==> run a: inputs <==
==> flow/design.v <==
module multiplier #(parameter width_p="inv")
  ( input      [width_p-1:0] a_i
  , input      [width_p-1:0] b_i
  , output [(2*width_p)-1:0] c_o
  );
  assign c_o = a_i * b_i;
endmodule
module chip_top
  ( input          clk_i
  , input          reset_i
  , input          v_i
  , input  [31:0]  a_i
  , input  [31:0]  b_i
  , output         v_o
  , output [63:0]  c_o
  );
  reg        v_r, v_o_r;
  reg [31:0] a_r, b_r;
  reg [63:0] c_r;
  wire [63:0] c_n;
  multiplier #(.width_p(32)) MULT
    (.a_i(a_r)
    ,.b_i(b_r)
    ,.c_o(c_n)
    );
  always @(posedge clk_i) begin
    if (reset_i) begin
      v_r   <= 1'b0;
      v_o_r <= 1'b0;
    end else begin
      v_r   <= v_i;
      v_o_r <= v_r;
    end
    a_r <= a_i;
    b_r <= b_i;
    c_r <= c_n;
  end
  assign v_o = v_o_r;
  assign c_o = c_r;
endmodule
==> flow/run.sh <==
#!/bin/bash
# the make line also repeats each setting of config.mk as NAME=value (left out here)
make -C /OpenROAD-flow-scripts/flow DESIGN_CONFIG=/design/flow/config.mk WORK_HOME=/design/flow/orfs CLKGATE_MAP_FILE= finish
==> flow/config.mk <==
export PLATFORM = sky130hd
export DESIGN_NAME = chip_top
export DESIGN_NICKNAME = chip_top
export VERILOG_FILES = /design/flow/design.v
export SDC_FILE = /design/flow/constraint.sdc
export NUM_CORES = 4
export LEC_CHECK = 0
export CAP_MARGIN = 20
export CELL_PAD_IN_SITES_DETAIL_PLACEMENT = 1
export CORE_MARGIN = 9
export CORE_UTILIZATION = 64
export CTS_CLUSTER_DIAMETER = 233
export CTS_CLUSTER_SIZE = 14
export GPL_TIMING_DRIVEN = 0
export HOLD_SLACK_MARGIN = 0.29
export MIN_ROUTING_LAYER = met2
export PLACE_DENSITY_LB_ADDON = 0.07
export SLEW_MARGIN = 20
export TNS_END_PERCENT = 65
==> flow/constraint.sdc <==
create_clock -name core_clock -period 7.5 [get_ports {clk_i}]
set_input_delay 1.5000 -clock core_clock [delete_from_list [all_inputs] [get_ports {clk_i}]]
set_output_delay 1.5000 -clock core_clock [all_outputs]
set_load 0.01 [all_outputs]
==> run b: changes against run a <==
==> flow/config.mk (replaced) <==
export PLATFORM = sky130hd
export DESIGN_NAME = chip_top
export DESIGN_NICKNAME = chip_top
export VERILOG_FILES = /design/flow/design.v
export SDC_FILE = /design/flow/constraint.sdc
export NUM_CORES = 4
export LEC_CHECK = 0
export CAP_MARGIN = 20
export CORE_MARGIN = 6
export CORE_UTILIZATION = 40
export CTS_CLUSTER_SIZE = 14
export GPL_TIMING_DRIVEN = 0
export HOLD_SLACK_MARGIN = 0.15
export PLACE_DENSITY_LB_ADDON = 0.07
export SLEW_MARGIN = 20
==> notes <==
- Run a aborted during clock tree synthesis (4_1_cts), error DPL-0033. Run b completed and failed the layout checks on setup timing.
- Between run b and run a, the lower die size is in run a (gap about 50%, measured against run a).
- In synthesized cell count, run b and run a do not differ.
- In area after synthesis, run a and run b do not differ.
==> figures <==
quantity	run a	run b
Number of port buffers	131	131
Site Rows	86	109
Worst setup slack after placement	-2.04 ns	-2.69 ns
Synthesized area	35,900 um^2	35,900 um^2
Starting utilization of the core area	64.9%	40.5%
Count of placed standard cells including taps	4,703	5,122
Horizontal extent of the die	255 um	311 um
Status	aborted with a tool error	finished with violations
Failing step	clock tree synthesis (4_1_cts)	-
Violated checks	-	setup timing
Weighted congestion at the end of routability-driven global placement	1.29	0.970
Number of warnings issued by yosys	1	1
Area of the core region	55,300 um^2	88,600 um^2
Die Span Y	255 um	311 um
Netlist cell types	50	50
AND-OR/OR-AND share of the synthesized area	3.79%	3.79%
Die area	64,900 um^2	97,000 um^2
Number of nets produced by synthesis	5,050	5,050
Count leader, synth	fa_1	fa_1
Cell area after placement	38,100 um^2	38,700 um^2
Number of ports placed on the die boundary	132	132
Detailed placer's ending HPWL	144,000 um	116,000 um

========
==> inputs of build 3 <==
// chip_top: RTL as listed in full above, without the edits since
clock: 4.08 ns
lec_check: 0
cap_margin: 20
core_margin: 2
core_utilization: 72
place_density: 0.67
slew_margin: 20
run.sh (not shown) runs the stock make flow with config.mk's settings and CLKGATE_MAP_FILE=.
==> inputs of trial 4, as changes to build 3 <==
CAP_MARGIN = 0   (was 20)
CORE_UTILIZATION = 70   (was 72)
CTS_CLUSTER_DIAMETER = 234   (was not set)
CTS_CLUSTER_SIZE = 100   (was not set)
PLACE_DENSITY = not set   (was 0.67)
TNS_END_PERCENT = 10   (was not set)
==> flow/constraint.sdc (replaced) <==
create_clock -name core_clock -period 7.5 [get_ports {clk_i}]
set_input_delay 1.5000 -clock core_clock [delete_from_list [all_inputs] [get_ports {clk_i}]]
set_output_delay 1.5000 -clock core_clock [all_outputs]
set_load 0.01 [all_outputs]
==> inputs of trial 97, as changes to build 3 <==
ABC_AREA = 1   (was not set)
CTS_CLUSTER_DIAMETER = 330   (was not set)
CTS_CLUSTER_SIZE = 97   (was not set)
PLACE_DENSITY = not set   (was 0.67)
SETUP_SLACK_MARGIN = 0.52   (was not set)
TNS_END_PERCENT = 10   (was not set)
==> flow/constraint.sdc (replaced) <==
create_clock -name core_clock -period 3.47 [get_ports {clk_i}]
set_input_delay 0.6940 -clock core_clock [delete_from_list [all_inputs] [get_ports {clk_i}]]
set_output_delay 0.6940 -clock core_clock [all_outputs]
set_load 0.01 [all_outputs]
==> comparison <==
Trial 97 finished with negative setup slack left. Trial 4 went through all stages and came out clean. Build 3 did not get past global routing.
Against trial 97, the utilization of trial 4 is lower by 10 points.
In trial 97 the hold slack is worse than in trial 4, by 0.061 ns.
Of trial 4 and trial 97, trial 97 has the higher non-clock buffer count (gap 268).
Die size: trial 97 > trial 4 > build 3.
In critical path depth, trial 97 and trial 4 do not differ.
Clock-buffer cell count: trial 97 is higher than trial 4 (1).
In flip-flop count, trial 4 and trial 97 do not differ.
==> figures <==
Outcome: build 3 aborted with a tool error; trial 4 finished clean; trial 97 finished with violations
Last stage reached: build 3 global routing; trial 4 -; trial 97 -
Layout check failures: build 3 -; trial 4 -; trial 97 negative setup slack
Cell area after placement: build 3 41800 um2; trial 4 38900 um2; trial 97 44100 um2
R2R Setup Slk: build 3 -; trial 4 0.12 ns; trial 97 -3.49 ns
Met3 wire length: build 3 -; trial 4 8020 um; trial 97 18600 um
Sequential cell count of the final layout: build 3 -; trial 4 130; trial 97 130
Number of filler cells placed in the layout: build 3 -; trial 4 3395; trial 97 2437
Critical setup path kind: build 3 -; trial 4 register to register; trial 97 register to register
Number of standard cells after synthesis: build 3 3824; trial 4 3824; trial 97 5089
Worst clock skew on the final layout: build 3 -; trial 4 0.0282 ns; trial 97 0.0321 ns
Chip Height: build 3 227 um; trial 4 230 um; trial 97 236 um
Minimum hold slack: build 3 -; trial 4 0.470 ns; trial 97 0.409 ns
Area of the core: build 3 49100 um2; trial 4 50400 um2; trial 97 52900 um2
Final setup violation count: build 3 -; trial 4 0; trial 97 59
CTS tree: build 3 -; trial 4 yes; trial 97 yes
Number of logic stages on the critical path including buffering: build 3 -; trial 4 24; trial 97 24
Final critical path time including I/O delays and setup: build 3 -; trial 4 7.38 ns; trial 97 6.96 ns
CP Launch Type: build 3 -; trial 4 register; trial 97 register

========
==> exp/onyx: inputs <==
Starts from the design.v that is shown in full above.
Settings: LEC_CHECK=0, CAP_MARGIN=20, CORE_MARGIN=2, CORE_UTILIZATION=70, SETUP_SLACK_MARGIN=-0.03, SLEW_MARGIN=20; clock period 7.17 ns.
==> inputs of exp/yarrow, as changes to exp/onyx <==
--- a/flow/config.mk
+++ b/flow/config.mk
@@ -6,7 +6,6 @@
 export NUM_CORES = 4
 export LEC_CHECK = 0
-export CAP_MARGIN = 20
+export CAP_MARGIN = 40
 export CORE_MARGIN = 2
-export CORE_UTILIZATION = 70
-export SETUP_SLACK_MARGIN = -0.03
+export CORE_UTILIZATION = 72
 export SLEW_MARGIN = 20
==> flow/constraint.sdc (replaced) <==
create_clock -name core_clock -period 7.27 [get_ports {clk_i}]
set_input_delay 1.4540 -clock core_clock [delete_from_list [all_inputs] [get_ports {clk_i}]]
set_output_delay 1.4540 -clock core_clock [all_outputs]
set_load 0.01 [all_outputs]
==> inputs of exp/ember, as changes to exp/onyx <==
--- a/flow/config.mk
+++ b/flow/config.mk
@@ -6,7 +6,10 @@
 export NUM_CORES = 4
 export LEC_CHECK = 0
-export CAP_MARGIN = 20
+export CAP_MARGIN = 0
 export CORE_MARGIN = 2
-export CORE_UTILIZATION = 70
-export SETUP_SLACK_MARGIN = -0.03
+export CORE_UTILIZATION = 69
+export CTS_CLUSTER_SIZE = 46
+export HOLD_SLACK_MARGIN = 0.3
+export SETUP_SLACK_MARGIN = -0.2
 export SLEW_MARGIN = 20
+export TNS_END_PERCENT = 40
==> flow/constraint.sdc (replaced) <==
create_clock -name core_clock -period 6.19 [get_ports {clk_i}]
set_input_delay 1.2380 -clock core_clock [delete_from_list [all_inputs] [get_ports {clk_i}]]
set_output_delay 1.2380 -clock core_clock [all_outputs]
set_load 0.01 [all_outputs]
==> comparison <==
The highest die area belongs to exp/ember, the lowest to exp/yarrow.
Via count: exp/ember is higher than exp/onyx (about 1.7%).
The lowest cell count belongs to exp/yarrow, the highest to exp/ember.
The lowest non-clock buffer count belongs to exp/yarrow, the highest to exp/ember.
In area after synthesis, exp/ember and exp/yarrow do not differ.
Against exp/ember, the clock skew of exp/onyx is higher by 0.020 ns.
exp/ember finished but fails on setup timing. exp/yarrow finished with setup timing left. exp/onyx produced a layout that fails on setup timing.
==> figures <==
| item | exp/onyx | exp/ember | exp/yarrow |
|---|---|---|---|
| Uppermost layer routed | met4 | met4 | met5 |
| Slew margin rel. | 0.509 | 0.630 | 0.572 |
| Post-DP HPWL | 86.2 mm | 88.6 mm | 85.8 mm |
| Combinational cell area excluding buffers and inverters | 29900 um2 | 30200 um2 | 29800 um2 |
| Sequential share of cell area | 0.0636 | 0.0624 | 0.0652 |
| Via count of the routed design | 27957 | 28419 | 28144 |
| Outcome | finished with violations | finished with violations | finished with violations |
| Violated checks | setup timing | setup timing | setup timing |
| Via count of the first global-routing pass | 31354 | 32343 | 31204 |
| Placeable core region | 50400 um2 | 51400 um2 | 49100 um2 |
| Number of antenna violations at the first check in global routing | 2 | 6 | 6 |
| First-pass GRT wire length | 165 mm | 170 mm | 165 mm |
